File: flow/constraint.sdc
create_clock -name core_clock -period 4.87 [get_ports {clk}]
set_input_delay 0.9740 -clock core_clock [delete_from_list [all_inputs] [get_ports {clk}]]
set_output_delay 0.9740 -clock core_clock [all_outputs]
set_load 0.01 [all_outputs]
File: flow/run.sh
#!/bin/bash
# the make line also repeats each setting of config.mk as NAME=value (left out here)
make -C /OpenROAD-flow-scripts/flow DESIGN_CONFIG=/design/flow/config.mk WORK_HOME=/design/flow/orfs CLKGATE_MAP_FILE= finish
File: flow/config.mk
export PLATFORM = sky130hd
export DESIGN_NAME = mdc
export DESIGN_NICKNAME = mdc
export VERILOG_FILES = /design/flow/design.v
export SDC_FILE = /design/flow/constraint.sdc
export NUM_CORES = 4
export LEC_CHECK = 0
export CAP_MARGIN = 40
export CORE_ASPECT_RATIO = 0.5
export CORE_MARGIN = 2
export CORE_UTILIZATION = 56
export CTS_BUF_LIST = sky130_fd_sc_hd__clkbuf_16
export CTS_CLUSTER_DIAMETER = 214
export CTS_CLUSTER_SIZE = 89
export GPL_ROUTABILITY_DRIVEN = 0
export GPL_TIMING_DRIVEN = 1
export PLACE_DENSITY = 0.36
export SLEW_MARGIN = 40
export TNS_END_PERCENT = 5
File: flow/design.v
module mdc (clk, rst_n, start, A, B, out, done);
input clk, rst_n, start;
input [7:0] A, B;
output reg [7:0] out;
output reg done;
reg [1:0] state;
reg [7:0] A_aux, B_aux;
localparam IDLE = 2'b00;
localparam SUBTRACT = 2'b01;
localparam FINISHED = 2'b10;
always @(posedge clk or negedge rst_n) begin
    if (!rst_n) begin
        state <= IDLE;
        out <= 0;
        done <= 0;
    end else begin
        done <= 0;
        case (state)
            IDLE: begin
                state <= IDLE;
                if (start) begin
                    state <= SUBTRACT;
                    A_aux <= A;
                    B_aux <= B;
                end
            end
            SUBTRACT: begin
                state <= SUBTRACT;
                if (A_aux > B_aux)
                    A_aux <= A_aux - B_aux;
                else if (B_aux > A_aux)
                    B_aux <= B_aux - A_aux;
                else
                    state <= FINISHED;
            end
            FINISHED: begin
                state <= IDLE;
                done <= 1;
                out <= A_aux;
            end
            default: state <= IDLE;
        endcase
    end
end
endmodule
==> results of run 1 <==
## stage by stage
stage / setup slack (ns) / utilization [%] / total power, mW
floorplan: 2.28 / - / 1.00
global placement: 1.83 / 66.4 / 1.21
detailed placement: 1.68 / 66.4 / 1.23
CTS: 1.95 / 68.7 / 1.42
global route: 1.94 / 68.8 / 1.54
finish: 2.10 / 68.8 / 1.42
## metal layers
metal	GRT usage (%)	routed length, um
met5	0	0
met4	3.64	25
met3	4.35	201
met2	35.5	1850
met1	35.8	2170
## cell type report
cell class                 count  area, um^2
clock buffer                   3        75.1
clock inverter                 1        3.75
fill                         292        1060
inverter                      23        86.3
multi-input combinational    144        1060
sequential                    28         782
tap                           51        63.8
timing repair buffer          28         278
==> qor.log, run 1 <==
INFO  outcome        outcome=timing/DRC/antenna clean
INFO  pwr            power_leader=combinational cells
INFO  pwr            sequentialPowerShare=32.7%
INFO  synth          and_or_or_and_share_of_the_synthesized_area=20.2%
INFO  synth          synth_top_cell_by_count=sky130_fd_sc_hd__inv_1
INFO  synth          synth.yosys.warnings=1
INFO  final_timing   slew_headroom=52.2%
INFO  pwr            worst_ir_drop_vdd=0.276mV
INFO  clock_tree     worstSkewPairLatency=0.26ns
INFO  pwr            powerSeq=0.464mW
INFO  routing        antenna_left=0
INFO  die            io_pins=28
INFO  clock_tree     cts-root-to-sink-buffers=2
INFO  pwr            pwr_cell_area=604nW/um^2
INFO  finish         design.final.nets=265
INFO  synth          yosys.area_share.adder=12.1%
INFO  place          portBuffers=27
INFO  routing        dr_total_vias=1598
INFO  worst_setup_path crit_path_top_delay_cell=sky130_fd_sc_hd__clkdlybuf4s50_1
INFO  finish         syn2layout_area_growth=18.8%
INFO  worst_setup_path type_of_the_worst_setup_path=in -> reg
INFO  worst_setup_path worst_endpoint_required_time=4.84ns
INFO  final_timing   rsz0062_at_grt=no
INFO  place          postPlaceCellArea=2270um^2
INFO  clock_tree     worst_path_clk_slew=0.06ns
INFO  routing        detail_route.drc_violations=0
INFO  synth          post_synth_num_cell_types=38
INFO  clock_tree     numClockSinks=28
INFO  worst_setup_path crit_buf_inv=2
INFO  routing        n_antenna_cell=0
INFO  routing        routed_wl=4.25mm
INFO  routing        drtIter0Drc=104
INFO  synth          synthArstFlopShare=42.9%
INFO  final_timing   slew_violations=0
INFO  worst_setup_path cp.depth=5
INFO  synth          netlist_top_cells_area=sky130_fd_sc_hd__edfxtp_1 (24%), sky130_fd_sc_hd__dfrtp_1 (14%), sky130_fd_sc_hd__ha_1 (10%), sky130_fd_sc_hd__mux2_2 (5.7%), sky130_fd_sc_hd__inv_1 (4.2%)
INFO  final_timing   totalNegativeSetupSlack=0ns
INFO  die            die_y=46.0um
INFO  pwr            comb_pwr=0.774mW
INFO  global_route   global_route.usage.total=23.4%
INFO  worst_hold_path hold_end=out[5]
INFO  worst_hold_path hold_depth=1
INFO  pwr            clkPwrFrac=12.9%
INFO  die            initial_core_util=57.9%
INFO  clock_tree     cts_buffers=3
INFO  run            stage_log_warnings=36
INFO  final_timing   finClkSkew=0.00219ns
INFO  synth          xor_xnor_cell_area_share_of_the_yosys_netlist=0.885%
INFO  global_route   first_global_vias=1426
INFO  synth          yosys.area_share.simple=14.6%
INFO  synth          synth_seq_share=39.5%
INFO  synth          post_synth_edffs=16
INFO  worst_setup_path reg2reg_from=state[2]
INFO  synth          top_logic_kind=AND-OR/OR-AND gates
INFO  routing        avgViaCountPerCell=5.75
INFO  final_timing   layout_min_cycle_time=2.77ns
INFO  pwr            power.leakage=0.979nW
INFO  pwr            cellInternalPower=0.841mW
INFO  clock_tree     post-cts-setup-buffers=0
INFO  pwr            power_switching_share=40.8%
INFO  final_timing   finalSetupViolCount=0
INFO  pwr            power_switching=0.580mW
INFO  die            core-area=3420um^2
INFO  clock_tree     tritoncts_clock_tree=built
INFO  synth          synth.cell_area=1980um^2
INFO  final_timing   final_hold_viols=0
INFO  die            num_rows=15
INFO  global_route   antenna_found_initial=0
INFO  worst_setup_path cp.arrival=2.74ns
INFO  clock_tree     cts_stage_hold_buffer_count=0
INFO  synth          yosys-mux-area-fraction=5.69%
INFO  global_route   grt_remaining_overflow=0
INFO  global_route   largest_net_degree_at_the_start_of_global_routing=27
INFO  clock_tree     postCtsResizedCells=0
INFO  run            maxCapViolCount=0
INFO  pwr            power.clock.total=0.183mW
INFO  synth          postSynthCellCount=205
INFO  worst_setup_path critical_path_peak_fanout=14
INFO  worst_setup_path critical_path.max_stage_delay=0.85ns
INFO  worst_setup_path critical_path.reg2reg.endpoint=B_aux[5]
INFO  worst_setup_path critical_path.cell_chain=clkdlybuf4s50_1, o211ai_1, nand2b_1, o31ai_1, buf_4
INFO  synth          syn-mean-instance-area=9.66um^2
INFO  final_timing   max_slew.worst_pin.slew=0.716ns
INFO  synth          net_count_entering_floorplan=242
INFO  die            fp.dieW=88.1um
INFO  final_timing   period_used_share=56.9%
INFO  pwr            combinationalPowerShare=54.5%
INFO  global_route   grt_first_pass_wirelength=6.91mm
INFO  clock_tree     h-tree-depth=1
INFO  worst_setup_path cp_top_family=buffers and inverters
INFO  worst_hold_path hold_path_startpoint=out[5]
INFO  worst_setup_path startpoint_type=input pin
INFO  worst_setup_path timing.reg2reg.worst_path_depth=3
INFO  synth          synth_top_flop_cell=sky130_fd_sc_hd__edfxtp_1
INFO  synth          yosys_area=1980um^2
INFO  synth          netlist.area_leader.share=24.3%
INFO  routing        avgRoutedWirePerCell=15.3um
INFO  worst_setup_path cp-startpoint=rst_n
INFO  place          dp_cells=274
INFO  final_timing   max_freq=361MHz
INFO  finish         finalNonFillerCells=278
INFO  clock_tree     cts_root_buf=sky130_fd_sc_hd__clkbuf_16
INFO  worst_setup_path cp-end-kind=flop
INFO  synth          commonest_cells_in_the_netlist=sky130_fd_sc_hd__inv_1 (22), sky130_fd_sc_hd__edfxtp_1 (16), sky130_fd_sc_hd__ha_1 (16)
INFO  worst_setup_path reg2reg_setup_slack=2.30ns
INFO  routing        dr.pass1.iters=4
INFO  finish         postLayoutCellArea=2350um^2
INFO  worst_hold_path min-delay-path-class=reg -> reg
INFO  die            chip_area=4060um^2
INFO  worst_setup_path worst_setup_path_endpoint=B_aux[3]
INFO  place          hpwlAfterDp=3.27mm
INFO  synth          top_area_cell=sky130_fd_sc_hd__edfxtp_1
INFO  synth          numSynthFlops=28
INFO  synth          yosys-stat-cells=205
INFO  final_timing   fin_hold_ws=0.508ns
==> run 2: changes to the inputs <==
Settings changed: ABC_AREA set to 1, CAP_MARGIN 40 to 20, CORE_ASPECT_RATIO 0.5 to unset, CORE_UTILIZATION 56 to 72, CTS_CLUSTER_DIAMETER 214 to 391, CTS_CLUSTER_SIZE 89 to 96, GPL_ROUTABILITY_DRIVEN 0 to unset, GPL_TIMING_DRIVEN 1 to unset, PLACE_DENSITY 0.36 to unset, SLEW_MARGIN 40 to 20, TNS_END_PERCENT 5 to unset.
Clock period 4.87 ns to 2.12 ns, I/O delays scaled along.
==> qor.log, run 2 <==
INFO  outcome        outcome=aborted with a tool error
INFO  outcome        failing_step=clock tree synthesis
INFO  outcome        tool.error=[ERROR DPL-0033] detailed placement checks failed during check placement.
INFO  synth          synth.yosys.warnings=1 [unchanged]
INFO  synth          post_synth_edffs=16 [unchanged]
INFO  synth          netlist.area_leader.share=25.4% [+1.2 points]
INFO  synth          netlist_top_cells_area=sky130_fd_sc_hd__edfxtp_1 (25%), sky130_fd_sc_hd__nand2_1 (16%), sky130_fd_sc_hd__dfrtp_1 (15%), sky130_fd_sc_hd__ha_1 (11%), sky130_fd_sc_hd__inv_1 (8.7%)
INFO  die            io_pins=28 [unchanged]
INFO  die            initial_core_util=76.2% [+18 points]
INFO  synth          post_synth_num_cell_types=20 [-47%]
INFO  place          portBuffers=27 [unchanged]
INFO  synth          yosys.area_share.adder=12.7% [+0.59 points]
INFO  synth          yosys-mux-area-fraction=0% [-5.7 points]
INFO  place          gp_routability_congestion=0.837
INFO  place          hpwlAfterDp=3.77mm [+15%]
INFO  die            fp.dieW=55.2um [-37%]
INFO  synth          yosys_area=1890um^2 [-4.6%]
INFO  synth          xor_xnor_cell_area_share_of_the_yosys_netlist=1.86% [+0.97 points]
INFO  synth          synth.cell_area=1890um^2 [-4.6%]
INFO  synth          synthArstFlopShare=42.9% [unchanged]
INFO  synth          net_count_entering_floorplan=283 [+17%]
INFO  synth          top_area_cell=sky130_fd_sc_hd__edfxtp_1
INFO  synth          syn-mean-instance-area=7.68um^2 [-21%]
INFO  synth          synth_top_flop_cell=sky130_fd_sc_hd__edfxtp_1
INFO  die            die_y=55.2um [+20%]
INFO  synth          yosys.area_share.simple=27.0% [+12 points]
INFO  die            chip_area=3050um^2 [-25%]
INFO  synth          commonest_cells_in_the_netlist=sky130_fd_sc_hd__nand2_1 (81), sky130_fd_sc_hd__inv_1 (44), sky130_fd_sc_hd__nand3_1 (19)
INFO  synth          numSynthFlops=28 [unchanged]
INFO  synth          postSynthCellCount=246 [+20%]
INFO  synth          top_logic_kind=simple AND/OR/NAND/NOR gates
INFO  die            core-area=2480um^2 [-27%]
INFO  synth          yosys-stat-cells=246 [+20%]
INFO  die            num_rows=18 [+3]
INFO  synth          synth_seq_share=41.4% [+1.9 points]
INFO  synth          and_or_or_and_share_of_the_synthesized_area=6.89% [-13 points]
INFO  synth          synth_top_cell_by_count=sky130_fd_sc_hd__nand2_1
==> run 2: metrics by stage <==
stage / std cells / instance area (um^2) / hold WS (ns) / setup slack [ns] / power, mW
detailed placement: 306 / 2240 / 0.515 / 0.00110 / 2.66
global placement: 306 / 2240 / 0.490 / 0.106 / 2.52
floorplan: 246 / 1890 / 0.128 / 0.00521 / 2.03
==> run 3: changes to the inputs <==
Settings changed: ABC_AREA 1 to unset, CORE_UTILIZATION 72 to 64, CTS_CLUSTER_DIAMETER 391 to unset, CTS_CLUSTER_SIZE 96 to unset, HOLD_SLACK_MARGIN set to 0.29.
Clock period 2.12 ns to 2.1 ns, I/O delays scaled along.
==> qor.log, run 3 <==
INFO  routing        dr.pass1.iters=6
INFO  place          dp_cells=286 [-6.5%]
INFO  global_route   grt_remaining_overflow=0
INFO  worst_setup_path reg2reg_setup_slack=-0.29ns
INFO  global_route   grt_first_pass_wirelength=9.87mm
INFO  pwr            powerSeq=1.09mW
INFO  worst_setup_path critical_path_peak_fanout=4
INFO  synth          synth.yosys.warnings=1 [unchanged]
INFO  clock_tree     numClockSinks=28
INFO  pwr            clkPwrFrac=10.4%
INFO  worst_setup_path type_of_the_worst_setup_path=reg -> reg
INFO  worst_setup_path timing.critical_path.mode_cell=sky130_fd_sc_hd__buf_4
INFO  outcome        violations=negative setup slack
INFO  worst_setup_path cp.arrival=2.38ns
INFO  synth          postSynthCellCount=205 [-17%]
INFO  worst_setup_path critical_path.cell_chain=buf_4, ha_1, o21ai_0, nor2_1, o31a_1, o31ai_4, buf_4
INFO  worst_setup_path cp-end-kind=flop
INFO  global_route   largest_net_degree_at_the_start_of_global_routing=16
INFO  worst_setup_path worst_setup_path_endpoint=B_aux[1]
INFO  final_timing   layout_min_cycle_time=2.39ns
INFO  global_route   first_global_vias=2060
INFO  final_timing   final_hold_viols=0
INFO  synth          netlist_top_cells_area=sky130_fd_sc_hd__edfxtp_1 (24%), sky130_fd_sc_hd__dfrtp_1 (14%), sky130_fd_sc_hd__ha_1 (10%), sky130_fd_sc_hd__mux2_2 (5.7%), sky130_fd_sc_hd__inv_1 (4.2%)
INFO  final_timing   fin_hold_ws=0.506ns
INFO  finish         filler_cell_count=89
INFO  synth          yosys-mux-area-fraction=5.69% [+5.7 points]
INFO  clock_tree     cts-root-to-sink-buffers=2
INFO  final_timing   totalNegativeSetupSlack=-3.73ns
INFO  worst_setup_path critical_path.reg2reg.endpoint=B_aux[1]
INFO  synth          yosys.area_share.adder=12.1% [-0.59 points]
INFO  die            chip_area=3550um^2 [+17%]
INFO  routing        avgViaCountPerCell=7.56
INFO  synth          numSynthFlops=28 [unchanged]
INFO  final_timing   final_critical_path_setup_slack=-0.289ns
INFO  synth          top_area_cell=sky130_fd_sc_hd__edfxtp_1
INFO  final_timing   max_slew.worst_pin.slew=0.532ns
INFO  place          portBuffers=27 [unchanged]
INFO  pwr            worst_ir_drop_vdd=1.12mV
INFO  finish         finalNonFillerCells=299
INFO  worst_setup_path cp.depth=7
INFO  synth          netlist.area_leader.share=24.3% [-1.2 points]
INFO  worst_setup_path reg2reg_from=A_aux[6]
INFO  clock_tree     h-tree-depth=1
INFO  die            die_y=59.6um [+8.0%]
INFO  synth          post_synth_num_cell_types=38 [+90%]
INFO  pwr            comb_pwr=2.96mW
INFO  clock_tree     worst_path_clk_slew=0.08ns
INFO  worst_hold_path min-delay-path-class=reg -> reg
INFO  routing        n_antenna_cell=0
INFO  run            maxCapViolCount=0
INFO  outcome        outcome=finished with violations
INFO  routing        avgRoutedWirePerCell=27.5um
INFO  worst_setup_path timing.reg2reg.worst_path_depth=7
INFO  die            initial_core_util=65.9% [-10 points]
INFO  clock_tree     cts_stage_hold_buffer_count=0
INFO  pwr            power_switching=2.04mW
INFO  worst_setup_path startpoint_type=flop
INFO  worst_setup_path worst_endpoint_required_time=2.09ns
INFO  worst_setup_path crit_buf_inv=2
INFO  worst_hold_path hold_path_startpoint=out[0]
INFO  worst_setup_path cp-startpoint=A_aux[6]
INFO  run            stage_log_warnings=38
INFO  die            core-area=3000um^2 [+21%]
INFO  synth          and_or_or_and_share_of_the_synthesized_area=20.2% [+13 points]
INFO  synth          net_count_entering_floorplan=242 [-14%]
INFO  worst_hold_path hold_depth=1
INFO  pwr            sequentialPowerShare=24.1%
INFO  synth          synth_top_cell_by_count=sky130_fd_sc_hd__inv_1
INFO  synth          xor_xnor_cell_area_share_of_the_yosys_netlist=0.885% [-0.97 points]
INFO  clock_tree     tritoncts_clock_tree=built
INFO  synth          synth_top_flop_cell=sky130_fd_sc_hd__edfxtp_1
INFO  synth          syn-mean-instance-area=9.66um^2 [+26%]
INFO  worst_setup_path cp_top_family=AND-OR/OR-AND gates
INFO  pwr            combinationalPowerShare=65.5%
INFO  final_timing   slew_headroom=64.6%
INFO  routing        drtIter0Drc=466
INFO  synth          synth.cell_area=1980um^2 [+4.8%]
INFO  place          postPlaceCellArea=2540um^2 [+13%]
INFO  worst_hold_path hold_end=out[0]
INFO  final_timing   rsz0062_at_grt=yes
INFO  pwr            pwr_cell_area=1610nW/um^2
INFO  worst_setup_path critical_path.max_stage_delay=0.42ns
INFO  final_timing   slew_violations=0
INFO  synth          top_logic_kind=AND-OR/OR-AND gates
INFO  final_timing   max_freq=419MHz
INFO  synth          yosys_area=1980um^2 [+4.8%]
INFO  routing        routed_wl=8.21mm
INFO  clock_tree     cts_root_buf=sky130_fd_sc_hd__clkbuf_16
INFO  pwr            power_switching_share=45.2%
INFO  clock_tree     cts_buffers=3
INFO  pwr            cellInternalPower=2.48mW
INFO  finish         design.final.nets=304
INFO  place          gp_routability_congestion=0.912 [+9.0%]
INFO  final_timing   finClkSkew=0.0136ns
INFO  die            io_pins=28 [unchanged]
INFO  pwr            power_leader=combinational cells
INFO  die            num_rows=20 [+2]
INFO  final_timing   finalSetupViolCount=19
INFO  synth          commonest_cells_in_the_netlist=sky130_fd_sc_hd__inv_1 (22), sky130_fd_sc_hd__edfxtp_1 (16), sky130_fd_sc_hd__ha_1 (16)
INFO  synth          yosys-stat-cells=205 [-17%]
INFO  routing        detail_route.drc_violations=0
INFO  finish         postLayoutCellArea=2810um^2
INFO  global_route   antenna_found_initial=0
INFO  die            fp.dieW=59.6um [+8.0%]
INFO  place          hpwlAfterDp=4.19mm [+11%]
INFO  final_timing   period_used_share=114%
INFO  pwr            power.leakage=1.20nW
INFO  global_route   global_route.usage.total=38.4%
INFO  synth          yosys.area_share.simple=14.6% [-12 points]
INFO  pwr            power.clock.total=0.471mW
INFO  clock_tree     worstSkewPairLatency=0.28ns
INFO  synth          post_synth_edffs=16 [unchanged]
INFO  routing        antenna_left=0
INFO  finish         syn2layout_area_growth=42.0%
INFO  routing        dr_total_vias=2260
INFO  synth          synth_seq_share=39.5% [-1.9 points]
INFO  synth          synthArstFlopShare=42.9% [unchanged]
INFO  worst_setup_path crit_path_top_delay_cell=sky130_fd_sc_hd__edfxtp_1
-- run 3: final cells by class --
cell class | instances | area [um^2] | area share, %
Clock buffer | 3 | 75.1 | 2.67
Clock inverter | 1 | 3.75 | 0.134
Inverter | 23 | 86.3 | 3.07
Multi-Input combinational cell | 144 | 1230 | 43.9
Sequential cell | 28 | 782 | 27.8
Tap cell | 33 | 41.3 | 1.47
Timing Repair Buffer | 67 | 589 | 21.0
-- run 3: what timing repair did --
item                                    4_1_cts  5_1_grt
setup buffers                                 4        6
endpoints found under the hold margin         0        0
cloned                                        0        0
gates resized                                 6       16
endpoints found under the setup margin       17       22
pin swaps                                     4        2
-- run 3: stage by stage --
step	worst slack (ns)	utilization (%)	power, mW
2_1_floorplan	0.000223	-	2.44
3_3_place_gp	-0.0414	84.6	3.22
3_5_place_dp	-0.195	84.6	3.35
4_1_cts	-0.124	89.8	3.96
5_1_grt	-0.340	93.6	4.65
6_report	-0.289	93.6	4.52
-- run 3: routing by layer --
metal	share of wire (%)	track usage (%)	routed length, um
met1	33	45.0	2730
met2	45	65.1	3670
met5	0	0	0
met3	13	8.52	1040
met4	9.5	20.6	778
==> run 4: changes to the inputs <==
Settings changed: ABC_AREA set to 1, CORE_MARGIN 2 to 5, CORE_UTILIZATION 64 to 44, CTS_CLUSTER_DIAMETER set to 101, GPL_TIMING_DRIVEN set to 0, HOLD_SLACK_MARGIN 0.29 to -0.02, MIN_ROUTING_LAYER set to met1, PLACE_DENSITY_LB_ADDON set to 0.15, SETUP_SLACK_MARGIN set to 0.15.
Clock period 2.1 ns to 4.23 ns, I/O delays scaled along.
==> qor.log, run 4 <==
INFO  clock_tree     worst_path_clk_slew=0.07ns [about the same]
INFO  final_timing   final_hold_viols=0 [unchanged]
INFO  synth          syn-mean-instance-area=7.68um^2 [-21%]
INFO  synth          postSynthCellCount=246 [+20%]
INFO  finish         syn2layout_area_growth=23.2%
INFO  routing        antenna_left=0 [unchanged]
INFO  clock_tree     numClockSinks=28 [unchanged]
INFO  synth          numSynthFlops=28 [unchanged]
INFO  pwr            power_switching_share=40.9% [-4.2 points]
INFO  synth          synth_top_flop_cell=sky130_fd_sc_hd__edfxtp_1
INFO  routing        avgRoutedWirePerCell=12.9um [-53%]
INFO  pwr            power_switching=0.636mW [-69%]
INFO  worst_setup_path reg2reg_from=A_aux[0]
INFO  final_timing   finalSetupViolCount=0 [-19]
INFO  global_route   largest_net_degree_at_the_start_of_global_routing=17 [+1]
INFO  worst_setup_path critical_path.cell_chain=clkdlybuf4s50_1, o21ai_0, a21oi_1, a21boi_1
INFO  pwr            sequentialPowerShare=30.0% [+5.9 points]
INFO  place          dp_cells=323 [+13%]
INFO  final_timing   max_freq=341MHz
INFO  synth          synth_seq_share=41.4% [+1.9 points]
INFO  synth          top_logic_kind=simple AND/OR/NAND/NOR gates
INFO  pwr            worst_ir_drop_vdd=0.229mV [-80%]
INFO  synth          yosys.area_share.adder=12.7% [+0.59 points]
INFO  worst_hold_path hold_path_startpoint=state[1]
INFO  worst_hold_path hold_end=done
INFO  pwr            pwr_cell_area=668nW/um^2 [-58%]
INFO  clock_tree     cts_buffers=3 [unchanged]
INFO  synth          top_area_cell=sky130_fd_sc_hd__edfxtp_1
INFO  synth          yosys.area_share.simple=27.0% [+12 points]
INFO  run            stage_log_warnings=34 [-11%]
INFO  pwr            powerSeq=0.466mW [-57%]
INFO  global_route   first_global_vias=1594 [-23%]
INFO  pwr            cellInternalPower=0.917mW [-63%]
INFO  global_route   antenna_found_initial=0 [unchanged]
INFO  synth          synth.cell_area=1890um^2 [-4.6%]
INFO  routing        drtIter0Drc=95 [-80%]
INFO  place          portBuffers=27 [unchanged]
INFO  synth          commonest_cells_in_the_netlist=sky130_fd_sc_hd__nand2_1 (81), sky130_fd_sc_hd__inv_1 (44), sky130_fd_sc_hd__nand3_1 (19)
INFO  synth          net_count_entering_floorplan=283 [+17%]
INFO  synth          synthArstFlopShare=42.9% [unchanged]
INFO  worst_setup_path crit_path_top_delay_cell=sky130_fd_sc_hd__clkdlybuf4s50_1
INFO  final_timing   period_used_share=69.3% [-44 points]
INFO  final_timing   layout_min_cycle_time=2.93ns
INFO  worst_setup_path cp.depth=4 [-3]
INFO  die            num_rows=23 [+15%]
INFO  finish         design.final.nets=315 [+3.6%]
INFO  die            core-area=4090um^2 [+36%]
INFO  worst_setup_path worst_endpoint_required_time=4.12ns [+2.03 ns]
INFO  final_timing   max_slew.worst_pin.slew=0.962ns [+0.430 ns]
INFO  synth          yosys-stat-cells=246 [+20%]
INFO  final_timing   totalNegativeSetupSlack=0ns [+3.73 ns]
INFO  final_timing   slew_violations=0 [unchanged]
INFO  routing        routed_wl=4.23mm [-48%]
INFO  die            fp.dieW=75.5um [+27%]
INFO  routing        avgViaCountPerCell=4.89 [-35%]
INFO  final_timing   slew_headroom=35.8% [-29 points]
INFO  clock_tree     worstSkewPairLatency=0.27ns [about the same]
INFO  worst_setup_path startpoint_type=input pin
INFO  worst_setup_path reg2reg_setup_slack=1.58ns [+1.87 ns]
INFO  worst_setup_path type_of_the_worst_setup_path=in -> reg
INFO  global_route   global_route.usage.total=16.5% [-22 points]
INFO  worst_hold_path hold_depth=0 [-1]
INFO  routing        n_antenna_cell=0 [unchanged]
INFO  synth          and_or_or_and_share_of_the_synthesized_area=6.89% [-13 points]
INFO  worst_setup_path critical_path.reg2reg.endpoint=A_aux[7]
INFO  worst_setup_path worst_setup_path_endpoint=A_aux[7]
INFO  pwr            power.clock.total=0.285mW [-39%]
INFO  die            chip_area=5700um^2 [+60%]
INFO  place          gp_routability_congestion=0.887 [-2.8%]
INFO  worst_setup_path cp-startpoint=rst_n
INFO  synth          synth.yosys.warnings=1 [unchanged]
INFO  die            io_pins=28 [unchanged]
INFO  die            initial_core_util=46.2% [-20 points]
INFO  synth          xor_xnor_cell_area_share_of_the_yosys_netlist=1.86% [+0.97 points]
INFO  clock_tree     h-tree-depth=1 [unchanged]
INFO  global_route   grt_remaining_overflow=0 [unchanged]
INFO  synth          netlist_top_cells_area=sky130_fd_sc_hd__edfxtp_1 (25%), sky130_fd_sc_hd__nand2_1 (16%), sky130_fd_sc_hd__dfrtp_1 (15%), sky130_fd_sc_hd__ha_1 (11%), sky130_fd_sc_hd__inv_1 (8.7%)
INFO  worst_setup_path cp-end-kind=flop
INFO  clock_tree     post-cts-setup-buffers=0 [-4]
INFO  clock_tree     cts-root-to-sink-buffers=2 [unchanged]
INFO  worst_setup_path cp.arrival=2.82ns [+0.44 ns]
INFO  worst_setup_path crit_buf_inv=1 [-1]
INFO  routing        dr.pass1.iters=4 [-2]
INFO  clock_tree     cts_root_buf=sky130_fd_sc_hd__clkbuf_16
INFO  final_timing   finClkSkew=0.00415ns [-0.00944 ns]
INFO  routing        detail_route.drc_violations=0 [unchanged]
INFO  worst_setup_path cp_top_family=AND-OR/OR-AND gates
INFO  pwr            comb_pwr=0.803mW [-73%]
INFO  pwr            power.leakage=1.19nW [-0.41%]
INFO  clock_tree     postCtsResizedCells=0 [-6]
INFO  die            die_y=75.5um [+27%]
INFO  synth          synth_top_cell_by_count=sky130_fd_sc_hd__nand2_1
INFO  pwr            clkPwrFrac=18.3% [+7.9 points]
INFO  pwr            combinationalPowerShare=51.7% [-14 points]
INFO  synth          post_synth_edffs=16 [unchanged]
INFO  outcome        outcome=timing/DRC/antenna clean
INFO  clock_tree     cts_stage_hold_buffer_count=0 [unchanged]
INFO  run            maxCapViolCount=0 [unchanged]
INFO  synth          netlist.area_leader.share=25.4% [+1.2 points]
INFO  final_timing   rsz0062_at_grt=no
INFO  pwr            power_leader=combinational cells
INFO  worst_setup_path timing.reg2reg.worst_path_depth=10 [+3]
INFO  place          hpwlAfterDp=3.15mm [-25%]
INFO  synth          yosys-mux-area-fraction=0% [-5.7 points]
INFO  worst_setup_path critical_path.max_stage_delay=0.82ns [+0.40 ns]
INFO  finish         finalNonFillerCells=327 [+9.4%]
INFO  synth          yosys_area=1890um^2 [-4.6%]
INFO  synth          post_synth_num_cell_types=20 [-47%]
INFO  worst_setup_path critical_path_peak_fanout=13 [+9]
INFO  global_route   grt_first_pass_wirelength=7.13mm [-28%]
INFO  routing        dr_total_vias=1599 [-29%]
INFO  clock_tree     tritoncts_clock_tree=built
INFO  worst_hold_path min-delay-path-class=reg -> reg
run 4: per-layer routing:
layer,wire (um),GRT usage [%],vias to the layer above
met2,1880,27.2,49
met3,360,1.98,10
met5,0,0,-
met4,72,6.02,0
met1,1910,22.3,713
li1,-,-,827
run 4: cell type report:
cell class	count	area, um^2
Inverter	44	165
Fill cell	397	1760
Clock inverter	1	30.0
Multi-Input combinational cell	168	915
Clock buffer	3	75.1
Buffer	6	26.3
Sequential cell	28	782
Tap cell	50	62.6
Timing Repair Buffer	27	270
run 4: stage by stage:
| step | area [um^2] | power (mW) | hold WS, ns | util [%] | setup WS [ns] |
|---|---|---|---|---|---|
| finish | 2330 | 1.55 | 0.388 | 56.9 | 1.30 |
| global route | 2330 | 1.71 | 0.405 | 56.9 | 1.05 |
| CTS | 2330 | 1.56 | 0.392 | 56.9 | 1.21 |
| detailed placement | 2220 | 1.26 | 0.375 | 54.3 | 0.942 |
| global placement | 2220 | 1.25 | 0.352 | 54.3 | 0.933 |
| floorplan | 1890 | 1.01 | 0.352 | - | 2.06 |
==> run 5: changes to the inputs <==
Settings changed: ABC_AREA 1 to unset, CORE_MARGIN 5 to 2, CORE_UTILIZATION 44 to 40, CTS_CLUSTER_DIAMETER 101 to unset, GPL_TIMING_DRIVEN 0 to unset, HOLD_SLACK_MARGIN -0.02 to unset, MIN_ROUTING_LAYER met1 to unset, PLACE_DENSITY_LB_ADDON 0.15 to unset, SETUP_SLACK_MARGIN 0.15 to 0.44.
Clock period 4.23 ns to 2.85 ns, I/O delays scaled along.
==> qor.log, run 5 <==
INFO  place          portBuffers=27 [unchanged]
INFO  pwr            power_leader=combinational cells
INFO  die            die_y=74.3um [-1.5%]
INFO  worst_setup_path reg2reg_from=B_aux[6]
INFO  worst_setup_path cp.arrival=2.29ns [-0.53 ns]
INFO  synth          netlist.area_leader.share=24.3% [-1.2 points]
INFO  clock_tree     worstSkewPairLatency=0.26ns [about the same]
INFO  synth          synthArstFlopShare=42.9% [unchanged]
INFO  synth          top_logic_kind=AND-OR/OR-AND gates
INFO  routing        dr_total_vias=1615 [+1.0%]
INFO  synth          post_synth_num_cell_types=38 [+90%]
INFO  pwr            powerSeq=0.759mW [+63%]
INFO  routing        routed_wl=4.66mm [+10%]
INFO  global_route   first_global_vias=1544 [-3.1%]
INFO  synth          numSynthFlops=28 [unchanged]
INFO  final_timing   final_critical_path_setup_slack=0.536ns [-0.764 ns]
INFO  final_timing   period_used_share=81.2% [+12 points]
INFO  worst_setup_path reg2reg_setup_slack=0.54ns [-1.04 ns]
INFO  routing        n_antenna_cell=0 [unchanged]
INFO  worst_setup_path crit_buf_inv=1 [unchanged]
INFO  routing        antenna_left=0 [unchanged]
INFO  final_timing   slew_headroom=50.2% [+14 points]
INFO  global_route   global_route.usage.total=18.5% [+2.0 points]
INFO  synth          synth_top_cell_by_count=sky130_fd_sc_hd__inv_1
INFO  finish         filler_cell_count=457 [+15%]
INFO  worst_setup_path critical_path.reg2reg.endpoint=B_aux[0]
INFO  worst_setup_path cp_top_family=simple AND/OR/NAND/NOR gates
INFO  synth          synth.yosys.warnings=1 [unchanged]
INFO  synth          syn-mean-instance-area=9.66um^2 [+26%]
INFO  finish         syn2layout_area_growth=25.9%
INFO  synth          yosys_area=1980um^2 [+4.8%]
INFO  place          post-place-ws=0.463ns [-0.479 ns]
INFO  final_timing   totalNegativeSetupSlack=0ns [unchanged]
INFO  worst_setup_path crit_path_top_delay_cell=sky130_fd_sc_hd__ha_2
INFO  synth          top_area_cell=sky130_fd_sc_hd__edfxtp_1
INFO  outcome        outcome=timing/DRC/antenna clean
INFO  final_timing   max_slew.worst_pin.slew=0.728ns [-0.233 ns]
INFO  pwr            sequentialPowerShare=29.2% [-0.8 points]
INFO  routing        detail_route.drc_violations=0 [unchanged]
INFO  pwr            comb_pwr=1.52mW [+89%]
INFO  clock_tree     tritoncts_clock_tree=built
INFO  synth          synth_seq_share=39.5% [-1.9 points]
INFO  pwr            worst_ir_drop_vdd=0.440mV [+92%]
INFO  clock_tree     worst_path_clk_slew=0.07ns [about the same]
INFO  final_timing   layout_min_cycle_time=2.31ns
INFO  run            maxCapViolCount=0 [unchanged]
INFO  die            io_pins=28 [unchanged]
INFO  pwr            power.leakage=1.02nW [-14%]
INFO  worst_hold_path min-delay-path-class=reg -> reg
INFO  clock_tree     numClockSinks=28 [unchanged]
INFO  final_timing   finClkSkew=0.00173ns [-0.00242 ns]
INFO  routing        dr.pass1.iters=4 [unchanged]
INFO  finish         multiInputGateArea=1120um^2 [+23%]
INFO  worst_setup_path type_of_the_worst_setup_path=reg -> reg
INFO  die            initial_core_util=41.6% [-4.6 points]
INFO  pwr            combinationalPowerShare=58.4% [+6.7 points]
INFO  synth          netlist_top_cells_area=sky130_fd_sc_hd__edfxtp_1 (24%), sky130_fd_sc_hd__dfrtp_1 (14%), sky130_fd_sc_hd__ha_1 (10%), sky130_fd_sc_hd__mux2_2 (5.7%), sky130_fd_sc_hd__inv_1 (4.2%)
INFO  worst_hold_path hold_depth=1 [+1]
INFO  worst_setup_path timing.reg2reg.worst_path_depth=6 [-4]
INFO  worst_setup_path startpoint_type=flop
INFO  worst_setup_path critical_path.cell_chain=ha_2, nand4_1, or2_2, o31a_1, o31ai_2, buf_4
INFO  synth          yosys-mux-area-fraction=5.69% [+5.7 points]
INFO  worst_setup_path cp-startpoint=B_aux[6]
INFO  die            fp.dieW=74.3um [-1.5%]
INFO  clock_tree     cts-root-to-sink-buffers=2 [unchanged]
INFO  finish         design.final.nets=273 [-13%]
INFO  final_timing   finalSetupViolCount=0 [unchanged]
INFO  final_timing   final_hold_viols=0 [unchanged]
INFO  pwr            clkPwrFrac=12.4% [-5.9 points]
INFO  run            stage_log_warnings=34 [unchanged]
INFO  die            chip_area=5530um^2 [-3.0%]
INFO  global_route   largest_net_degree_at_the_start_of_global_routing=20 [+3]
INFO  global_route   antenna_found_initial=0 [unchanged]
INFO  global_route   grt_remaining_overflow=0 [unchanged]
INFO  worst_setup_path critical_path_peak_fanout=11 [-2]
INFO  place          gp_routability_congestion=0.792 [-11%]
INFO  pwr            power.clock.total=0.323mW [+13%]
INFO  clock_tree     h-tree-depth=1 [unchanged]
INFO  clock_tree     cts_stage_hold_buffer_count=0 [unchanged]
INFO  synth          commonest_cells_in_the_netlist=sky130_fd_sc_hd__inv_1 (22), sky130_fd_sc_hd__edfxtp_1 (16), sky130_fd_sc_hd__ha_1 (16)
INFO  synth          synth_top_flop_cell=sky130_fd_sc_hd__edfxtp_1
INFO  worst_setup_path worst_endpoint_required_time=2.83ns [-1.29 ns]
INFO  clock_tree     cts_root_buf=sky130_fd_sc_hd__clkbuf_16
INFO  synth          xor_xnor_cell_area_share_of_the_yosys_netlist=0.885% [-0.97 points]
INFO  final_timing   slew_violations=0 [unchanged]
INFO  global_route   grt_first_pass_wirelength=7.49mm [+5.1%]
INFO  pwr            pwr_cell_area=1040nW/um^2 [+56%]
INFO  worst_setup_path worst_setup_path_endpoint=B_aux[0]
INFO  die            core-area=4750um^2 [+16%]
INFO  synth          synth.cell_area=1980um^2 [+4.8%]
INFO  synth          and_or_or_and_share_of_the_synthesized_area=20.2% [+13 points]
INFO  clock_tree     cts_buffers=3 [unchanged]
INFO  pwr            cellInternalPower=1.53mW [+67%]
INFO  routing        drtIter0Drc=109 [+15%]
INFO  synth          yosys.area_share.simple=14.6% [-12 points]
INFO  synth          yosys.area_share.adder=12.1% [-0.59 points]
INFO  synth          net_count_entering_floorplan=242 [-14%]
INFO  synth          yosys-stat-cells=205 [-17%]
INFO  worst_hold_path hold_end=out[4]
INFO  finish         postLayoutCoreUtil=52.4% [-4.5 points]
INFO  worst_setup_path cp-end-kind=flop
INFO  worst_setup_path critical_path.max_stage_delay=0.47ns [-0.35 ns]
INFO  final_timing   rsz0062_at_grt=no
INFO  synth          postSynthCellCount=205 [-17%]
INFO  pwr            power_switching_share=41.2% [+0.22 points]
INFO  worst_setup_path cp.depth=6 [+2]
INFO  worst_hold_path hold_path_startpoint=out[4]
INFO  routing        avgViaCountPerCell=5.35 [+9.4%]
INFO  die            num_rows=25 [+8.7%]
INFO  synth          post_synth_edffs=16 [unchanged]
INFO  final_timing   max_freq=432MHz
INFO  place          hpwlAfterDp=3.59mm [+14%]
INFO  routing        avgRoutedWirePerCell=15.4um [+19%]
INFO  pwr            power_switching=1.07mW [+68%]
INFO  finish         register_area=782um^2 [unchanged]
==> run 5: cell type report <==
cell class	count	share of cell area (%)
clock inverter	1	0.151
tap	67	3.36
inverter	23	3.46
sequential	28	31.4
timing repair buffer	36	13.6
clock buffer	3	3.01
multi-input combinational	144	45.1
==> run 5: per-stage QoR <==
step	cells	power (mW)	hold WS, ns	cell area, um^2
2_1_floorplan	205	1.72	0.274	1980
3_3_place_gp	296	2.18	0.489	2340
3_5_place_dp	296	2.18	0.496	2340
4_1_cts	300	2.52	0.512	2420
5_1_grt	302	2.80	0.531	2490
6_report	302	2.60	0.505	2490
==> run 5: repair_timing <==
item	CTS	global route
gates resized	0	12
setup endpoints to repair	0	16
buffers inserted	0	2
==> run 5: layer usage <==
layer	vias up	routed length (um)	track usage, %
li1	794	-	-
met1	778	2080	24.3
met2	38	2360	32.3
met3	5	179	2.85
met4	0	42	4.17
met5	-	0	0
==> run 6: changes to the inputs <==
Settings changed: CORE_UTILIZATION 40 to 58, CTS_CLUSTER_SIZE set to 34, SETUP_SLACK_MARGIN 0.44 to unset.
Clock period 2.85 ns to 2.47 ns, I/O delays scaled along.
==> qor.log, run 6 <==
INFO  pwr            powerSeq=0.884mW [+16%]
INFO  global_route   first_global_vias=1613 [+4.5%]
INFO  synth          post_synth_num_cell_types=38 [unchanged]
INFO  synth          synth.cell_area=1980um^2 [unchanged]
INFO  worst_setup_path reg2reg_from=A_aux[0]
INFO  final_timing   max_freq=421MHz [-2.6%]
INFO  finish         filler_cell_count=257 [-44%]
INFO  synth          numSynthFlops=28 [unchanged]
INFO  run            stage_log_warnings=36 [+5.9%]
INFO  die            chip_area=3900um^2 [-30%]
INFO  final_timing   slew_headroom=61.7% [+12 points]
INFO  worst_setup_path type_of_the_worst_setup_path=reg -> reg
INFO  synth          syn-mean-instance-area=9.66um^2 [unchanged]
INFO  die            initial_core_util=59.8% [+18 points]
INFO  worst_setup_path timing.reg2reg.worst_path_depth=8 [+2]
INFO  clock_tree     worstSkewPairLatency=0.26ns [about the same]
INFO  synth          yosys_area=1980um^2 [unchanged]
INFO  finish         syn2layout_area_growth=22.4%
INFO  run            maxCapViolCount=0 [unchanged]
INFO  worst_setup_path worst_endpoint_required_time=2.44ns [-0.39 ns]
INFO  final_timing   layout_min_cycle_time=2.38ns [+0.0628 ns]
INFO  synth          and_or_or_and_share_of_the_synthesized_area=20.2% [unchanged]
INFO  worst_setup_path startpoint_type=flop
INFO  routing        wl_met1=2.15mm [+3.8%]
INFO  finish         postLayoutCoreUtil=73.2% [+21 points]
INFO  place          portBuffers=27 [unchanged]
INFO  synth          top_area_cell=sky130_fd_sc_hd__edfxtp_1
INFO  finish         postLayoutCellArea=2420um^2 [-2.8%]
INFO  synth          synth_top_cell_by_count=sky130_fd_sc_hd__inv_1
INFO  worst_setup_path critical_path.max_stage_delay=0.41ns [-0.06 ns]
INFO  die            num_rows=21 [-16%]
INFO  final_timing   rsz0062_at_grt=no
INFO  synth          commonest_cells_in_the_netlist=sky130_fd_sc_hd__inv_1 (22), sky130_fd_sc_hd__edfxtp_1 (16), sky130_fd_sc_hd__ha_1 (16)
INFO  synth          synth_seq_share=39.5% [unchanged]
INFO  pwr            power.leakage=1.02nW [-0.10%]
INFO  worst_setup_path cp.depth=8 [+2]
INFO  synth          top_logic_kind=AND-OR/OR-AND gates
INFO  pwr            combinationalPowerShare=57.4% [-1.0 points]
INFO  routing        detail_route.drc_violations=0 [unchanged]
INFO  worst_setup_path cp-startpoint=A_aux[0]
INFO  synth          xor_xnor_cell_area_share_of_the_yosys_netlist=0.885% [unchanged]
INFO  pwr            pwr_cell_area=1210nW/um^2 [+16%]
INFO  die            fp.dieW=62.4um [-16%]
INFO  pwr            power_leader=combinational cells
INFO  synth          synthArstFlopShare=42.9% [unchanged]
INFO  final_timing   max_slew.worst_pin.slew=0.560ns [-0.168 ns]
INFO  synth          netlist_top_cells_area=sky130_fd_sc_hd__edfxtp_1 (24%), sky130_fd_sc_hd__dfrtp_1 (14%), sky130_fd_sc_hd__ha_1 (10%), sky130_fd_sc_hd__mux2_2 (5.7%), sky130_fd_sc_hd__inv_1 (4.2%)
INFO  final_timing   totalNegativeSetupSlack=0ns [unchanged]
INFO  pwr            sequentialPowerShare=30.2% [+1.0 points]
INFO  clock_tree     cts_stage_hold_buffer_count=0 [unchanged]
INFO  routing        drtIter0Drc=90 [-17%]
INFO  place          gp_routability_congestion=0.899 [+14%]
INFO  routing        n_antenna_cell=0 [unchanged]
INFO  routing        dr_total_vias=1638 [+1.4%]
INFO  pwr            power_switching=1.20mW [+12%]
INFO  clock_tree     h-tree-depth=1 [unchanged]
INFO  global_route   grt_first_pass_wirelength=7.87mm [+5.1%]
INFO  synth          yosys-mux-area-fraction=5.69% [unchanged]
INFO  place          postPlaceCellArea=2330um^2 [-0.48%]
INFO  finish         design.final.nets=273 [unchanged]
INFO  final_timing   final_critical_path_setup_slack=0.0931ns [-0.443 ns]
INFO  routing        avgRoutedWirePerCell=16.5um [+7.1%]
INFO  synth          yosys.area_share.simple=14.6% [unchanged]
INFO  pwr            clkPwrFrac=12.5% [about the same]
INFO  synth          synth_top_flop_cell=sky130_fd_sc_hd__edfxtp_1
INFO  clock_tree     worst_path_clk_slew=0.07ns [about the same]
INFO  final_timing   slew_violations=0 [unchanged]
INFO  final_timing   final_hold_viols=0 [unchanged]
INFO  worst_setup_path crit_buf_inv=2 [+1]
INFO  pwr            worst_ir_drop_vdd=0.551mV [+25%]
INFO  die            die_y=62.4um [-16%]
INFO  routing        wl_met3=199um [+11%]
INFO  synth          net_count_entering_floorplan=242 [unchanged]
INFO  place          hpwlAfterDp=3.57mm [-0.64%]
INFO  worst_setup_path worst_setup_path_endpoint=A_aux[7]
INFO  place          post-place-ws=0.0547ns [-0.409 ns]
INFO  pwr            cellInternalPower=1.73mW [+13%]
INFO  pwr            total_power=2.93mW [+13%]
INFO  final_timing   fin_hold_ws=0.505ns [-0.000309 ns]
INFO  worst_setup_path cp-end-kind=flop
INFO  global_route   antenna_found_initial=0 [unchanged]
INFO  worst_setup_path cp.arrival=2.35ns [+0.06 ns]
INFO  routing        met2_length=2.25mm [-4.8%]
INFO  routing        antenna_left=0 [unchanged]
INFO  worst_setup_path reg2reg_setup_slack=0.09ns [-0.44 ns]
INFO  synth          yosys-stat-cells=205 [unchanged]
INFO  synth          netlist.area_leader.share=24.3% [unchanged]
INFO  pwr            power_switching_share=40.9% [-0.27 points]
INFO  worst_hold_path hold_depth=1 [unchanged]
INFO  final_timing   finalSetupViolCount=0 [unchanged]
INFO  clock_tree     cts-root-to-sink-buffers=2 [unchanged]
INFO  outcome        outcome=timing/DRC/antenna clean
INFO  die            core-area=3310um^2 [-30%]
INFO  clock_tree     numClockSinks=28 [unchanged]
INFO  worst_setup_path crit_path_top_delay_cell=sky130_fd_sc_hd__edfxtp_1
INFO  routing        dr.pass1.iters=5 [+1]
INFO  final_timing   finClkSkew=0.00314ns [+0.00140 ns]
INFO  pwr            comb_pwr=1.68mW [+10%]
INFO  pwr            power.clock.total=0.366mW [+13%]
INFO  synth          yosys.area_share.adder=12.1% [unchanged]
INFO  worst_setup_path critical_path_peak_fanout=8 [-3]
INFO  worst_setup_path cp_top_family=adder cells
INFO  global_route   global_route.usage.total=25.5% [+7.1 points]
INFO  routing        avgViaCountPerCell=5.83 [+9.0%]
INFO  synth          postSynthCellCount=205 [unchanged]
INFO  clock_tree     tritoncts_clock_tree=built
INFO  worst_setup_path critical_path.cell_chain=inv_1, ha_1, fa_1, nand2b_1, a211oi_2, o31ai_1, a21oi_1, buf_4
INFO  finish         finalNonFillerCells=281 [-7.0%]
INFO  worst_hold_path min-delay-path-class=reg -> reg
INFO  die            io_pins=28 [unchanged]
INFO  synth          post_synth_edffs=16 [unchanged]
INFO  worst_hold_path hold_end=out[5]
INFO  routing        top_routing_layer_in_use=met4
INFO  final_timing   period_used_share=96.2% [+15 points]
INFO  clock_tree     cts_root_buf=sky130_fd_sc_hd__clkbuf_16
INFO  clock_tree     cts_buffers=3 [unchanged]
INFO  worst_setup_path critical_path.reg2reg.endpoint=A_aux[7]
INFO  routing        routed_wl=4.65mm [-0.32%]
INFO  synth          synth.yosys.warnings=1 [unchanged]
INFO  worst_hold_path hold_path_startpoint=out[5]
INFO  place          dp_cells=277 [-6.4%]
INFO  global_route   grt_remaining_overflow=0 [unchanged]
INFO  global_route   largest_net_degree_at_the_start_of_global_routing=20 [unchanged]
run 6: area by class of cell:
cell class                      instances  area, um^2  share of cell area [%]
Multi-Input combinational cell        144        1080                    44.6
Sequential cell                        28         782                    32.3
Timing Repair Buffer                   36         338                    13.9
Inverter                               23        86.3                    3.56
Clock buffer                            3        75.1                    3.10
Tap cell                               46        57.6                    2.37
Clock inverter                          1        3.75                   0.155
run 6: timing repair:
item / in CTS / in global routing
gates resized: 0 / 3
endpoints found under the setup margin: 0 / 16
setup buffers: 0 / 0
run 6: per-layer routing:
layer  global-route usage (%)  vias to the layer above
li1                         -                      803
met1                     35.4                      779
met2                     41.3                       52
met3                     4.14                        4
met4                     8.06                        0
met5                        0                        -
==> run 7: changes to the inputs <==
Settings changed: CAP_MARGIN 20 to 40, CELL_PAD_IN_SITES_DETAIL_PLACEMENT set to 1, CELL_PAD_IN_SITES_GLOBAL_PLACEMENT set to 0, CORE_MARGIN 2 to 8, CORE_UTILIZATION 58 to 71, CTS_CLUSTER_DIAMETER set to 356, CTS_CLUSTER_SIZE 34 to 18, GPL_ROUTABILITY_DRIVEN set to 0, HOLD_SLACK_MARGIN set to -0.02, MIN_ROUTING_LAYER set to met2, PLACE_DENSITY_LB_ADDON set to 0.06, SETUP_SLACK_MARGIN set to 0.2, SLEW_MARGIN 20 to 10.
Clock period 2.47 ns to 2.62 ns, I/O delays scaled along.
==> qor.log, run 7 <==
INFO  outcome        outcome=aborted with a tool error
INFO  outcome        failing_step=detailed placement
INFO  outcome        tool.error=[ERROR DPL-0033] detailed placement checks failed during check placement.
INFO  synth          post_synth_num_cell_types=38 [unchanged]
INFO  synth          synth.cell_area=1980um^2 [unchanged]
INFO  synth          xor_xnor_cell_area_share_of_the_yosys_netlist=0.885% [unchanged]
INFO  die            core-area=2710um^2 [-18%]
INFO  synth          syn-mean-instance-area=9.66um^2 [unchanged]
INFO  synth          synth_seq_share=39.5% [unchanged]
INFO  synth          and_or_or_and_share_of_the_synthesized_area=20.2% [unchanged]
INFO  die            initial_core_util=73.0% [+13 points]
INFO  synth          synth_top_flop_cell=sky130_fd_sc_hd__edfxtp_1
INFO  synth          yosys.area_share.simple=14.6% [unchanged]
INFO  die            num_rows=19 [-9.5%]
INFO  synth          yosys-mux-area-fraction=5.69% [unchanged]
INFO  synth          post_synth_edffs=16 [unchanged]
INFO  synth          postSynthCellCount=205 [unchanged]
INFO  die            fp.dieW=68.8um [+10%]
INFO  synth          commonest_cells_in_the_netlist=sky130_fd_sc_hd__inv_1 (22), sky130_fd_sc_hd__edfxtp_1 (16), sky130_fd_sc_hd__ha_1 (16)
INFO  die            chip_area=4730um^2 [+21%]
INFO  synth          net_count_entering_floorplan=242 [unchanged]
INFO  die            die_y=68.8um [+10%]
INFO  synth          netlist.area_leader.share=24.3% [unchanged]
INFO  die            io_pins=28 [unchanged]
INFO  synth          netlist_top_cells_area=sky130_fd_sc_hd__edfxtp_1 (24%), sky130_fd_sc_hd__dfrtp_1 (14%), sky130_fd_sc_hd__ha_1 (10%), sky130_fd_sc_hd__mux2_2 (5.7%), sky130_fd_sc_hd__inv_1 (4.2%)
INFO  synth          yosys.area_share.adder=12.1% [unchanged]
INFO  synth          yosys-stat-cells=205 [unchanged]
INFO  synth          yosys_area=1980um^2 [unchanged]
INFO  place          portBuffers=27 [unchanged]
INFO  synth          numSynthFlops=28 [unchanged]
INFO  synth          synthArstFlopShare=42.9% [unchanged]
INFO  synth          top_logic_kind=AND-OR/OR-AND gates
INFO  synth          synth_top_cell_by_count=sky130_fd_sc_hd__inv_1
INFO  synth          top_area_cell=sky130_fd_sc_hd__edfxtp_1
INFO  synth          synth.yosys.warnings=1 [unchanged]
## run 7: metrics by stage
step | power (mW) | setup slack, ns | hold slack (ns) | std cells | instance area, um^2
2_1_floorplan | 1.87 | 0.216 | 0.228 | 205 | 1980
3_3_place_gp | 2.29 | 0.333 | 0.488 | 261 | 2300
==> run 8: changes to the inputs <==
Settings changed: CAP_MARGIN 40 to 20, CELL_PAD_IN_SITES_DETAIL_PLACEMENT 1 to unset, CELL_PAD_IN_SITES_GLOBAL_PLACEMENT 0 to unset, CORE_MARGIN 8 to 2, CORE_UTILIZATION 71 to 58, CTS_CLUSTER_DIAMETER 356 to unset, CTS_CLUSTER_SIZE 18 to 34, GPL_ROUTABILITY_DRIVEN 0 to unset, HOLD_SLACK_MARGIN -0.02 to unset, MIN_ROUTING_LAYER met2 to unset, PLACE_DENSITY set to 0.66, PLACE_DENSITY_LB_ADDON 0.06 to unset, SETUP_SLACK_MARGIN 0.2 to 0.29, SLEW_MARGIN 10 to 20.
Clock period 2.62 ns to 1.86 ns, I/O delays scaled along.
==> qor.log, run 8 <==
INFO  outcome        outcome=finished with violations
INFO  outcome        violations=negative setup slack
INFO  final_timing   slew_violations=0
INFO  worst_setup_path critical_path.cell_chain=inv_1, ha_2, fa_2, nand2b_4, a211oi_4, o31ai_4, a21oi_2, buf_4
INFO  synth          xor_xnor_cell_area_share_of_the_yosys_netlist=0.885% [unchanged]
INFO  routing        avgViaCountPerCell=7.16
INFO  place          gp_routability_congestion=0.866
INFO  worst_setup_path cp-startpoint=A_aux[0]
INFO  die            num_rows=21 [+2]
INFO  synth          synth.cell_area=1980um^2 [unchanged]
INFO  synth          postSynthCellCount=205 [unchanged]
INFO  synth          netlist_top_cells_area=sky130_fd_sc_hd__edfxtp_1 (24%), sky130_fd_sc_hd__dfrtp_1 (14%), sky130_fd_sc_hd__ha_1 (10%), sky130_fd_sc_hd__mux2_2 (5.7%), sky130_fd_sc_hd__inv_1 (4.2%)
INFO  die            die_y=62.4um [-9.3%]
INFO  worst_setup_path cp_top_family=AND-OR/OR-AND gates
INFO  synth          yosys.area_share.simple=14.6% [unchanged]
INFO  synth          synth_top_cell_by_count=sky130_fd_sc_hd__inv_1
INFO  worst_setup_path timing.reg2reg.worst_path_depth=8
INFO  worst_setup_path crit_buf_inv=2
INFO  pwr            combinationalPowerShare=70.8%
INFO  pwr            powerSeq=1.23mW
INFO  worst_setup_path startpoint_type=flop
INFO  clock_tree     tritoncts_clock_tree=built
INFO  worst_setup_path reg2reg_from=A_aux[0]
INFO  die            initial_core_util=59.8% [-13 points]
INFO  routing        avgRoutedWirePerCell=29.2um
INFO  worst_setup_path worst_setup_path_endpoint=A_aux[7]
INFO  final_timing   period_used_share=125%
INFO  clock_tree     cts-root-to-sink-buffers=2
INFO  synth          synth_seq_share=39.5% [unchanged]
INFO  worst_setup_path cp.arrival=2.31ns
INFO  worst_setup_path critical_path.max_stage_delay=0.42ns
INFO  worst_setup_path reg2reg_setup_slack=-0.47ns
INFO  die            core-area=3310um^2 [+22%]
INFO  finish         postLayoutCellArea=3140um^2
INFO  worst_setup_path cp.depth=8
INFO  global_route   grt_remaining_overflow=0
INFO  worst_hold_path min-delay-path-class=in -> async
INFO  routing        dr.pass1.iters=8
INFO  final_timing   finClkSkew=0.00273ns
INFO  finish         filler_cell_count=79
INFO  synth          top_area_cell=sky130_fd_sc_hd__edfxtp_1
INFO  global_route   grt_first_pass_wirelength=11.5mm
INFO  synth          post_synth_edffs=16 [unchanged]
INFO  worst_setup_path crit_path_top_delay_cell=sky130_fd_sc_hd__edfxtp_1
INFO  routing        routed_wl=9.61mm
INFO  place          postPlaceCellArea=2750um^2
INFO  run            stage_log_warnings=40
INFO  final_timing   max_freq=429MHz
INFO  pwr            power.clock.total=0.507mW
INFO  synth          yosys-stat-cells=205 [unchanged]
INFO  routing        dr_total_vias=2354
INFO  run            maxCapViolCount=0
INFO  synth          net_count_entering_floorplan=242 [unchanged]
INFO  final_timing   totalNegativeSetupSlack=-9.75ns
INFO  routing        detail_route.drc_violations=0
INFO  pwr            power_leader=combinational cells
INFO  synth          top_logic_kind=AND-OR/OR-AND gates
INFO  pwr            power_switching=2.69mW
INFO  clock_tree     cts_stage_hold_buffer_count=0
INFO  synth          syn-mean-instance-area=9.66um^2 [unchanged]
INFO  worst_setup_path type_of_the_worst_setup_path=reg -> reg
INFO  die            fp.dieW=62.4um [-9.3%]
INFO  final_timing   layout_min_cycle_time=2.33ns
INFO  die            io_pins=28 [unchanged]
INFO  worst_setup_path worst_endpoint_required_time=1.84ns
INFO  place          portBuffers=27 [unchanged]
INFO  pwr            sequentialPowerShare=20.7%
INFO  routing        drtIter0Drc=329
INFO  pwr            worst_ir_drop_vdd=1.42mV
INFO  worst_setup_path cp-end-kind=flop
INFO  worst_setup_path critical_path_peak_fanout=4
INFO  clock_tree     cts_buffers=3
INFO  clock_tree     worstSkewPairLatency=0.26ns
INFO  clock_tree     h-tree-depth=1
INFO  synth          synth_top_flop_cell=sky130_fd_sc_hd__edfxtp_1
INFO  final_timing   slew_headroom=58.6%
INFO  pwr            power_switching_share=45.3%
INFO  pwr            pwr_cell_area=1890nW/um^2
INFO  finish         syn2layout_area_growth=58.8%
INFO  pwr            cellInternalPower=3.25mW
INFO  worst_setup_path critical_path.reg2reg.endpoint=A_aux[7]
INFO  synth          numSynthFlops=28 [unchanged]
INFO  pwr            clkPwrFrac=8.5%
INFO  final_timing   max_slew.worst_pin.slew=0.615ns
INFO  pwr            comb_pwr=4.21mW
INFO  synth          yosys-mux-area-fraction=5.69% [unchanged]
INFO  synth          and_or_or_and_share_of_the_synthesized_area=20.2% [unchanged]
INFO  routing        n_antenna_cell=0
INFO  final_timing   final_hold_viols=0
INFO  synth          synth.yosys.warnings=1 [unchanged]
INFO  final_timing   rsz0062_at_grt=yes
INFO  place          hpwlAfterDp=4.25mm
INFO  die            chip_area=3900um^2 [-18%]
INFO  synth          netlist.area_leader.share=24.3% [unchanged]
INFO  global_route   antenna_found_initial=0
INFO  global_route   largest_net_degree_at_the_start_of_global_routing=20
INFO  synth          yosys_area=1980um^2 [unchanged]
INFO  routing        antenna_left=0
INFO  synth          synthArstFlopShare=42.9% [unchanged]
INFO  global_route   first_global_vias=2116
INFO  finish         design.final.nets=321
INFO  pwr            power.leakage=1.30nW
INFO  global_route   global_route.usage.total=38.3%
INFO  synth          post_synth_num_cell_types=38 [unchanged]
INFO  final_timing   final_critical_path_setup_slack=-0.471ns
INFO  clock_tree     worst_path_clk_slew=0.07ns
INFO  final_timing   finalSetupViolCount=26
INFO  synth          yosys.area_share.adder=12.1% [unchanged]
INFO  clock_tree     numClockSinks=28
INFO  synth          commonest_cells_in_the_netlist=sky130_fd_sc_hd__inv_1 (22), sky130_fd_sc_hd__edfxtp_1 (16), sky130_fd_sc_hd__ha_1 (16)
INFO  clock_tree     cts_root_buf=sky130_fd_sc_hd__clkbuf_16
-- run 8: routing by layer --
layer | vias up | global-route usage [%] | part of all wire [%]
met5 | - | 0 | 0
met1 | 1096 | 48.1 | 31
met3 | 103 | 5.05 | 13
met4 | 0 | 16.4 | 10
li1 | 896 | - | -
met2 | 259 | 66.4 | 45
-- run 8: per-stage QoR --
| stage | setup slack, ns | std cells | power [mW] | utilization [%] | hold WS (ns) |
|---|---|---|---|---|---|
| floorplan | -0.228 | 205 | 2.89 | - | 0.0764 |
| global placement | -0.251 | 315 | 3.98 | 83.0 | 0.488 |
| detailed placement | -0.278 | 315 | 4.11 | 83.0 | 0.502 |
| CTS | -0.244 | 325 | 5.03 | 91.1 | 0.476 |
| global route | -0.459 | 329 | 6.06 | 94.9 | 0.512 |
| finish | -0.471 | 329 | 5.94 | 94.9 | 0.476 |
-- run 8: area by class of cell --
cell class | count | area, um^2 | area share, %
multi-input cells | 144 | 1380 | 43.9
inverters | 23 | 86.3 | 2.75
clock inverters | 1 | 3.75 | 0.119
well taps | 46 | 57.6 | 1.83
clock buffers | 3 | 75.1 | 2.39
repair buffers | 84 | 757 | 24.1
flip-flops and latches | 28 | 782 | 24.9
-- run 8: timing repair --
item	in CTS	in global routing
setup buffers	6	4
pin swaps	10	8
endpoints found under the setup margin	30	31
cloned	0	0
gates resized	26	22
==> run 9: changes to the inputs <==
Settings changed: CAP_MARGIN 20 to 40, CORE_UTILIZATION 58 to 28, CTS_CLUSTER_SIZE 34 to 72, HOLD_SLACK_MARGIN set to 0.25, MAX_ROUTING_LAYER set to met5, PLACE_DENSITY 0.66 to 0.53, SETUP_SLACK_MARGIN 0.29 to 0.4.
Clock period 1.86 ns to 5.03 ns, I/O delays scaled along.
==> qor.log, run 9 <==
INFO  outcome        outcome=timing/DRC/antenna clean
INFO  routing        dr_total_vias=1583 [-33%]
INFO  worst_setup_path critical_path_peak_fanout=14 [+10]
INFO  clock_tree     cts_buffers=3 [unchanged]
INFO  worst_setup_path crit_path_top_delay_cell=sky130_fd_sc_hd__clkdlybuf4s50_1
INFO  die            io_pins=28 [unchanged]
INFO  routing        detail_route.drc_violations=0 [unchanged]
INFO  pwr            pwr_cell_area=592nW/um^2 [-69%]
INFO  die            num_rows=30 [+43%]
INFO  routing        routed_wl=4.70mm [-51%]
INFO  pwr            power.leakage=0.992nW [-24%]
INFO  synth          synth.yosys.warnings=1 [unchanged]
INFO  global_route   first_global_vias=1551 [-27%]
INFO  worst_setup_path worst_endpoint_required_time=5.00ns [+3.16 ns]
INFO  synth          xor_xnor_cell_area_share_of_the_yosys_netlist=0.885% [unchanged]
INFO  die            core-area=6830um^2 [+110%]
INFO  pwr            power_switching_share=39.7% [-5.6 points]
INFO  synth          top_logic_kind=AND-OR/OR-AND gates
INFO  finish         syn2layout_area_growth=23.0%
INFO  pwr            powerSeq=0.451mW [-63%]
INFO  final_timing   slew_violations=0 [unchanged]
INFO  routing        avgRoutedWirePerCell=14.5um [-50%]
INFO  synth          yosys-stat-cells=205 [unchanged]
INFO  final_timing   period_used_share=55.7% [-70 points]
INFO  synth          post_synth_num_cell_types=38 [unchanged]
INFO  place          gp_routability_congestion=0.823 [-4.9%]
INFO  worst_setup_path cp-end-kind=flop
INFO  pwr            sequentialPowerShare=31.3% [+11 points]
INFO  worst_setup_path critical_path.cell_chain=clkdlybuf4s50_1, o211ai_1, a21oi_1, clkbuf_2
INFO  synth          syn-mean-instance-area=9.66um^2 [unchanged]
INFO  global_route   grt_first_pass_wirelength=7.61mm [-34%]
INFO  pwr            worst_ir_drop_vdd=0.248mV [-83%]
INFO  synth          synth_top_cell_by_count=sky130_fd_sc_hd__inv_1
INFO  worst_setup_path cp.depth=4 [-4]
INFO  final_timing   max_slew.worst_pin.slew=0.777ns [+0.162 ns]
INFO  synth          netlist.area_leader.share=24.3% [unchanged]
INFO  synth          netlist_top_cells_area=sky130_fd_sc_hd__edfxtp_1 (24%), sky130_fd_sc_hd__dfrtp_1 (14%), sky130_fd_sc_hd__ha_1 (10%), sky130_fd_sc_hd__mux2_2 (5.7%), sky130_fd_sc_hd__inv_1 (4.2%)
INFO  die            fp.dieW=88.1um [+41%]
INFO  pwr            clkPwrFrac=16.2% [+7.7 points]
INFO  synth          synthArstFlopShare=42.9% [unchanged]
INFO  synth          and_or_or_and_share_of_the_synthesized_area=20.2% [unchanged]
INFO  pwr            combinationalPowerShare=52.5% [-18 points]
INFO  synth          yosys.area_share.simple=14.6% [unchanged]
INFO  global_route   grt_remaining_overflow=0 [unchanged]
INFO  final_timing   slew_headroom=47.8% [-11 points]
INFO  synth          post_synth_edffs=16 [unchanged]
INFO  synth          yosys-mux-area-fraction=5.69% [unchanged]
INFO  worst_setup_path reg2reg_setup_slack=2.28ns [+2.75 ns]
INFO  place          hpwlAfterDp=3.54mm [-17%]
INFO  routing        avgViaCountPerCell=4.89 [-32%]
INFO  routing        n_antenna_cell=0 [unchanged]
INFO  synth          postSynthCellCount=205 [unchanged]
INFO  synth          synth.cell_area=1980um^2 [unchanged]
INFO  pwr            power_switching=0.573mW [-79%]
INFO  synth          numSynthFlops=28 [unchanged]
INFO  worst_setup_path timing.reg2reg.worst_path_depth=8 [unchanged]
INFO  clock_tree     cts_root_buf=sky130_fd_sc_hd__clkbuf_16
INFO  clock_tree     cts-root-to-sink-buffers=2 [unchanged]
INFO  die            initial_core_util=29.0% [-31 points]
INFO  final_timing   totalNegativeSetupSlack=0ns [+9.75 ns]
INFO  pwr            cellInternalPower=0.869mW [-73%]
INFO  worst_setup_path cp_top_family=buffers and inverters
INFO  final_timing   max_freq=357MHz
INFO  final_timing   finClkSkew=0.00416ns [+0.00142 ns]
INFO  die            chip_area=7760um^2 [+99%]
INFO  clock_tree     h-tree-depth=1 [unchanged]
INFO  final_timing   fin_hold_ws=0.511ns [+0.0351 ns]
INFO  worst_setup_path worst_setup_path_endpoint=A_aux[2]
INFO  pwr            comb_pwr=0.757mW [-82%]
INFO  pwr            power_leader=combinational cells
INFO  synth          synth_seq_share=39.5% [unchanged]
INFO  worst_hold_path hold_path_startpoint=out[7]
INFO  worst_setup_path startpoint_type=input pin
INFO  routing        drtIter0Drc=110 [-67%]
INFO  synth          yosys.area_share.adder=12.1% [unchanged]
INFO  global_route   antenna_found_initial=0 [unchanged]
INFO  synth          top_area_cell=sky130_fd_sc_hd__edfxtp_1
INFO  synth          commonest_cells_in_the_netlist=sky130_fd_sc_hd__inv_1 (22), sky130_fd_sc_hd__edfxtp_1 (16), sky130_fd_sc_hd__ha_1 (16)
INFO  worst_hold_path min-delay-path-class=reg -> reg
INFO  worst_setup_path reg2reg_from=A_aux[0]
INFO  pwr            total_power=1.44mW [-76%]
INFO  finish         design.final.nets=266 [-17%]
INFO  finish         postLayoutCoreUtil=35.6% [-59 points]
INFO  clock_tree     postCtsResizedCells=0 [-100%]
INFO  clock_tree     worst_path_clk_slew=0.07ns [about the same]
INFO  synth          net_count_entering_floorplan=242 [unchanged]
INFO  worst_setup_path critical_path.reg2reg.endpoint=A_aux[2]
INFO  routing        antenna_left=0 [unchanged]
INFO  place          portBuffers=27 [unchanged]
INFO  worst_setup_path cp-startpoint=rst_n
INFO  worst_hold_path hold_end=out[7]
INFO  pwr            power.clock.total=0.234mW [-54%]
INFO  clock_tree     numClockSinks=28 [unchanged]
INFO  global_route   global_route.usage.total=12.8% [-26 points]
INFO  die            die_y=88.1um [+41%]
INFO  clock_tree     tritoncts_clock_tree=built
INFO  worst_setup_path crit_buf_inv=2 [unchanged]
INFO  synth          yosys_area=1980um^2 [unchanged]
INFO  worst_setup_path critical_path.max_stage_delay=0.86ns [+0.44 ns]
INFO  worst_hold_path hold_depth=1
INFO  run            maxCapViolCount=0 [unchanged]
INFO  final_timing   rsz0062_at_grt=no
INFO  worst_setup_path type_of_the_worst_setup_path=in -> reg
INFO  clock_tree     post-cts-setup-buffers=0 [-6]
INFO  routing        dr.pass1.iters=4 [-4]
INFO  clock_tree     cts_stage_hold_buffer_count=0 [unchanged]
INFO  final_timing   final_hold_viols=0 [unchanged]
INFO  final_timing   layout_min_cycle_time=2.80ns
INFO  run            stage_log_warnings=34 [-15%]
INFO  global_route   largest_net_degree_at_the_start_of_global_routing=27 [+35%]
INFO  worst_setup_path cp.arrival=2.77ns [+0.46 ns]
INFO  clock_tree     worstSkewPairLatency=0.26ns [about the same]
INFO  final_timing   finalSetupViolCount=0 [-100%]
INFO  synth          synth_top_flop_cell=sky130_fd_sc_hd__edfxtp_1
-- run 9: layer usage --
| metal | global-route usage [%] | vias up | share of wire [%] |
|---|---|---|---|
| li1 | - | 784 | - |
| met1 | 16.8 | 764 | 46 |
| met2 | 22.2 | 31 | 49 |
| met3 | 2.45 | 4 | 3.4 |
| met4 | 2.34 | 0 | 0.87 |
| met5 | 0 | - | 0 |
-- run 9: cell type report --
class,count,area [um^2]
tap,96,120
sequential,28,782
multi-input combinational,144,1060
clock inverter,1,30.0
inverter,23,86.3
timing repair buffer,29,283
fill,737,4400
clock buffer,3,75.1
-- run 9: through the flow --
step | area [um^2] | cells | worst slack [ns]
global placement | 2320 | 319 | 1.92
finish | 2430 | 324 | 2.23
detailed placement | 2320 | 319 | 1.83
CTS | 2430 | 323 | 2.11
global route | 2430 | 324 | 2.05
floorplan | 1980 | 205 | 2.44
No activity file was given, so power comes from the tool's default toggle rates.
